==> v29 <==
==> flow/design.v <==
module Decoder_Unit (
    input [1 : 0] DEC_ALU_FUNC,
    output reg DEC_Arith_Enable, DEC_Logic_Enable, DEC_CMP_Enable, DEC_Shift_Enable
);
always @(*) begin
    DEC_Arith_Enable = 1'b0;
    DEC_Logic_Enable = 1'b0;
    DEC_CMP_Enable   = 1'b0;
    DEC_Shift_Enable = 1'b0;
    case (DEC_ALU_FUNC)
        2'b00: DEC_Arith_Enable = 1'b1;
        2'b01: DEC_Logic_Enable = 1'b1;
        2'b10: DEC_CMP_Enable   = 1'b1;
        2'b11: DEC_Shift_Enable = 1'b1;
        default: begin
            DEC_Arith_Enable = 1'b0;
            DEC_Logic_Enable = 1'b0;
            DEC_CMP_Enable   = 1'b0;
            DEC_Shift_Enable = 1'b0; 
    end
    endcase
end
endmodule
module Arithmetic_Unit #(
    parameter A_WIDTH = 16,
    parameter B_WIDTH = 16
) (
    input clk,rst,
    input [A_WIDTH - 1 : 0] A,
    input [B_WIDTH - 1 : 0] B,
    input [1 : 0] Arith_ALU_FUNC,
    input Arith_Enable,
    output reg [A_WIDTH + B_WIDTH - 1 : 0] Arith_OUT,
    output reg Carry_OUT, Arith_Flag       
);
reg [A_WIDTH + B_WIDTH - 1 : 0] ADD_Signal;
always @(posedge clk or negedge rst) begin
    if(!rst) begin 
        Arith_OUT  <=  'b0;
        Carry_OUT  <= 1'b0; 
        Arith_Flag <= 1'b0; 
end
else begin
    Arith_Flag <= Arith_Enable;
    if(Arith_Enable) begin
        case (Arith_ALU_FUNC)
            2'b00: begin
                if (A_WIDTH >= B_WIDTH) begin
                    Arith_OUT <= A + B;
                    {Carry_OUT,ADD_Signal[A_WIDTH - 1 : 0]} <= A + B;
                end
                else begin
                    Arith_OUT <= A + B;
                    {Carry_OUT,ADD_Signal[B_WIDTH - 1 : 0]} <= A + B;
                end
            end
            2'b01: Arith_OUT <= A - B;
            2'b10: Arith_OUT <= A * B;
            2'b11: Arith_OUT <= (B == 0) ? 'b0 : A / B;
            default: begin
                Arith_OUT <=  'b0;
                Carry_OUT <= 1'b0; 
            end
        endcase 
    end
  end
end
endmodule
module Logic_Unit #(
    parameter A_WIDTH = 16,
    parameter B_WIDTH = 16
) (
    input clk,rst,
    input [A_WIDTH - 1 : 0] A,
    input [B_WIDTH - 1 : 0] B,
    input [1 : 0] Logic_ALU_FUNC,
    input Logic_Enable,
    output reg [A_WIDTH + B_WIDTH - 1 : 0] Logic_OUT,
    output reg Logic_Flag       
);
always @(posedge clk or negedge rst) begin
    if(!rst) begin
    Logic_OUT  <= 16'b0;
    Logic_Flag <= 1'b0;
end
else begin
    Logic_Flag <= Logic_Enable;
    if(Logic_Enable) begin
        case (Logic_ALU_FUNC)
            2'b00: Logic_OUT <=   A & B; 
            2'b01: Logic_OUT <=   A | B;
            2'b10: Logic_OUT <= ~(A & B);
            2'b11: Logic_OUT <= ~(A | B);
            default: begin
                Logic_OUT <= 16'b0;
            end
        endcase
    end
  end
end
endmodule
module CMP_Unit #(
    parameter A_WIDTH = 16,
    parameter B_WIDTH = 16
) (
    input clk,rst,
    input [A_WIDTH - 1 : 0] A,
    input [B_WIDTH - 1 : 0] B,    
    input [1 : 0] CMP_ALU_FUNC,
    input CMP_Enable,
    output reg [A_WIDTH + B_WIDTH - 1 : 0] CMP_OUT,
    output reg CMP_Flag       
);
always @(posedge clk or negedge rst) begin
    if(!rst) begin
       CMP_OUT  <= 16'b0;
       CMP_Flag <= 1'b0;
    end
    else begin
    CMP_Flag <= CMP_Enable;    
    if(CMP_Enable) begin
        case (CMP_ALU_FUNC)
            2'b00: CMP_OUT <= 16'b0; 
            2'b01: begin
                if( A == B)
                CMP_OUT <= 16'b1;
                else
                CMP_OUT <= 16'b0;
            end
            2'b10:begin
                if( A > B)
                CMP_OUT <= 16'b10;
                else
                CMP_OUT <= 16'b0;
            end
            2'b11:begin
                if( A < B)
                CMP_OUT <= 16'b11;
                else
                CMP_OUT <= 16'b0;
            end
            default: begin
                CMP_OUT <= 16'b0;
            end
        endcase
    end
  end
end
endmodule
module Shift_Unit #(
    parameter A_WIDTH = 16,
    parameter B_WIDTH = 16
) (
    input clk,rst,
    input [A_WIDTH - 1 : 0] A,
    input [B_WIDTH - 1 : 0] B,
    input [1 : 0] Shift_ALU_FUNC,
    input Shift_Enable,
    output reg [A_WIDTH + B_WIDTH - 1 : 0] Shift_OUT,
    output reg Shift_Flag       
);
always @(posedge clk or negedge rst) begin
  if(!rst) begin
    Shift_OUT  <= 16'b0;
    Shift_Flag <= 1'b0;
end
else begin
    Shift_Flag <= Shift_Enable;
    if(Shift_Enable) begin
        case (Shift_ALU_FUNC)
            2'b00: Shift_OUT <= A >> 1; 
            2'b01: Shift_OUT <= A << 1;
            2'b10: Shift_OUT <= B >> 1;
            2'b11: Shift_OUT <= B << 1;
            default: begin
                Shift_OUT <= 16'b0;
            end
        endcase
    end
  end
end
endmodule
module alu_top #(
    parameter A_WIDTH_TOP = 16,
    parameter B_WIDTH_TOP = 16
) (
    input   CLK,rst,
    input   [3 : 0] ALU_FUNC,
    input   [A_WIDTH_TOP - 1 : 0] A,
    input   [B_WIDTH_TOP - 1 : 0] B,
    output  [A_WIDTH_TOP + B_WIDTH_TOP - 1 : 0] Arith_OUT, Logic_OUT, CMP_OUT,Shift_OUT,
    output  Carry_OUT, Arith_Flag, Logic_Flag, CMP_Flag, Shift_Flag
);
wire Arith_EN, Logic_EN, CMP_EN, Shift_EN;
Decoder_Unit U0 (
    .DEC_ALU_FUNC(ALU_FUNC[3 : 2]),
    .DEC_Arith_Enable(Arith_EN),
    .DEC_Logic_Enable(Logic_EN),
    .DEC_CMP_Enable  (CMP_EN),
    .DEC_Shift_Enable(Shift_EN)
);
Arithmetic_Unit #(.A_WIDTH(A_WIDTH_TOP), .B_WIDTH(B_WIDTH_TOP)) U1 (
    .clk(CLK),
    .rst(rst),
    .A(A),
    .B(B),
    .Arith_ALU_FUNC(ALU_FUNC[1 : 0]),
    .Arith_Enable(Arith_EN),
    .Arith_OUT(Arith_OUT),
    .Carry_OUT(Carry_OUT),
    .Arith_Flag(Arith_Flag)
);
Logic_Unit #(.A_WIDTH(A_WIDTH_TOP), .B_WIDTH(B_WIDTH_TOP)) U2 (
    .clk(CLK),
    .rst(rst),
    .A(A),
    .B(B),
    .Logic_ALU_FUNC(ALU_FUNC[1 : 0]),
    .Logic_Enable(Logic_EN),
    .Logic_OUT(Logic_OUT),
    .Logic_Flag(Logic_Flag)
);
CMP_Unit #(.A_WIDTH(A_WIDTH_TOP), .B_WIDTH(B_WIDTH_TOP)) U3 (
    .clk(CLK),
    .rst(rst),
    .A(A),
    .B(B),
    .CMP_ALU_FUNC(ALU_FUNC[1 : 0]),
    .CMP_Enable(CMP_EN),
    .CMP_OUT(CMP_OUT),
    .CMP_Flag(CMP_Flag)
);
Shift_Unit #(.A_WIDTH(A_WIDTH_TOP), .B_WIDTH(B_WIDTH_TOP)) U4 (
    .clk(CLK),
    .rst(rst),
    .A(A),
    .B(B),
    .Shift_ALU_FUNC(ALU_FUNC[1 : 0]),
    .Shift_Enable(Shift_EN),
    .Shift_OUT(Shift_OUT),
    .Shift_Flag(Shift_Flag)
);
endmodule
==> flow/run.sh <==
#!/bin/bash
# the make line also repeats each setting of config.mk as NAME=value (left out here)
make -C /OpenROAD-flow-scripts/flow DESIGN_CONFIG=/design/flow/config.mk WORK_HOME=/design/flow/orfs CLKGATE_MAP_FILE= finish
==> flow/config.mk <==
export PLATFORM = sky130hd
export DESIGN_NAME = alu_top
export DESIGN_NICKNAME = alu_top
export VERILOG_FILES = /design/flow/design.v
export SDC_FILE = /design/flow/constraint.sdc
export NUM_CORES = 4
export LEC_CHECK = 0
export ABC_AREA = 1
export CAP_MARGIN = 15
export CELL_PAD_IN_SITES_DETAIL_PLACEMENT = 2
export CELL_PAD_IN_SITES_GLOBAL_PLACEMENT = 3
export CORE_ASPECT_RATIO = 1.84
export CORE_MARGIN = 3
export CORE_UTILIZATION = 40
export CTS_CLUSTER_SIZE = 100
export GPL_ROUTABILITY_DRIVEN = 0
export MIN_ROUTING_LAYER = met1
export PLACE_DENSITY_LB_ADDON = 0.22
export SETUP_SLACK_MARGIN = 5.0
export SLEW_MARGIN = 20
export TNS_END_PERCENT = 90
==> flow/constraint.sdc <==
create_clock -name core_clock -period 130.0 [get_ports {CLK}]
set_input_delay 26.0000 -clock core_clock [delete_from_list [all_inputs] [get_ports {CLK}]]
set_output_delay 26.0000 -clock core_clock [all_outputs]
set_load 0.01 [all_outputs]
==> v27: changes against v29 <==
==> flow/config.mk (replaced) <==
export PLATFORM = sky130hd
export DESIGN_NAME = alu_top
export DESIGN_NICKNAME = alu_top
export VERILOG_FILES = /design/flow/design.v
export SDC_FILE = /design/flow/constraint.sdc
export NUM_CORES = 4
export LEC_CHECK = 0
export ABC_AREA = 1
export CAP_MARGIN = 20
export CORE_MARGIN = 2
export CORE_UTILIZATION = 62
export CTS_CLUSTER_DIAMETER = 205
export CTS_CLUSTER_SIZE = 100
export SLEW_MARGIN = 20
==> flow/constraint.sdc (replaced) <==
create_clock -name core_clock -period 69.2 [get_ports {CLK}]
set_input_delay 13.8400 -clock core_clock [delete_from_list [all_inputs] [get_ports {CLK}]]
set_output_delay 13.8400 -clock core_clock [all_outputs]
set_load 0.01 [all_outputs]
==> v19: changes against v29 <==
==> flow/config.mk (replaced) <==
export PLATFORM = sky130hd
export DESIGN_NAME = alu_top
export DESIGN_NICKNAME = alu_top
export VERILOG_FILES = /design/flow/design.v
export SDC_FILE = /design/flow/constraint.sdc
export NUM_CORES = 4
export LEC_CHECK = 0
export CAP_MARGIN = 20
export CORE_ASPECT_RATIO = 1.73
export CORE_MARGIN = 9
export CORE_UTILIZATION = 65
export PLACE_DENSITY_LB_ADDON = 0.02
export SLEW_MARGIN = 20
export TNS_END_PERCENT = 10
==> qor summary <==
                                                                      v27                       v19                               v29
Slew headroom                                                           -                     16.6%                             18.4%
Site Rows                                                              89                       113                               151
Run status                                      aborted with a tool error  timing/DRC/antenna clean          timing/DRC/antenna clean
Last stage reached                                         global routing                         -                                 -
Final Worst Setup Slack                                                 -                   7240 ps                          15140 ps
Final cell count without fillers                                        -                      5507                              7086
Fin Hold WS                                                             -                    475 ps                            488 ps
Number of sequential storage elements                                   -                        73                                73
Total die size                                                 62000 um^2                64600 um^2                        96900 um^2
Post-Synthesis Cell Area                                       37200 um^2                36100 um^2                        37200 um^2
Register fraction of the total cell area                                -                     4.79%                             4.49%
Routed Wire Length                                                      -                 130000 um                         175000 um
Critical path's slowest cell                                            -  sky130_fd_sc_hd__a21oi_1  sky130_fd_sc_hd__clkdlybuf4s50_1
Number of instances in the synthesized netlist                       5746                      4761                              5746
Final number of max-transition violations                               -                         0                                 0
Vias after detailed routing                                             -                     37500                             40600
Total Neg Setup Slack                                                   -                      0 ps                              0 ps
Area fraction in mux cells                                        0.0572%                     4.92%                           0.0572%
Hold Path Origin                                                        -          U1.Arith_OUT[22]                   U4.Shift_OUT[8]
Cell count of the worst hold path                                       -                         2                                 2
Mapped Avg Cell Area                                            6.48 um^2                 7.58 um^2                         6.48 um^2
Chip height                                                        249 um                    328 um                            420 um
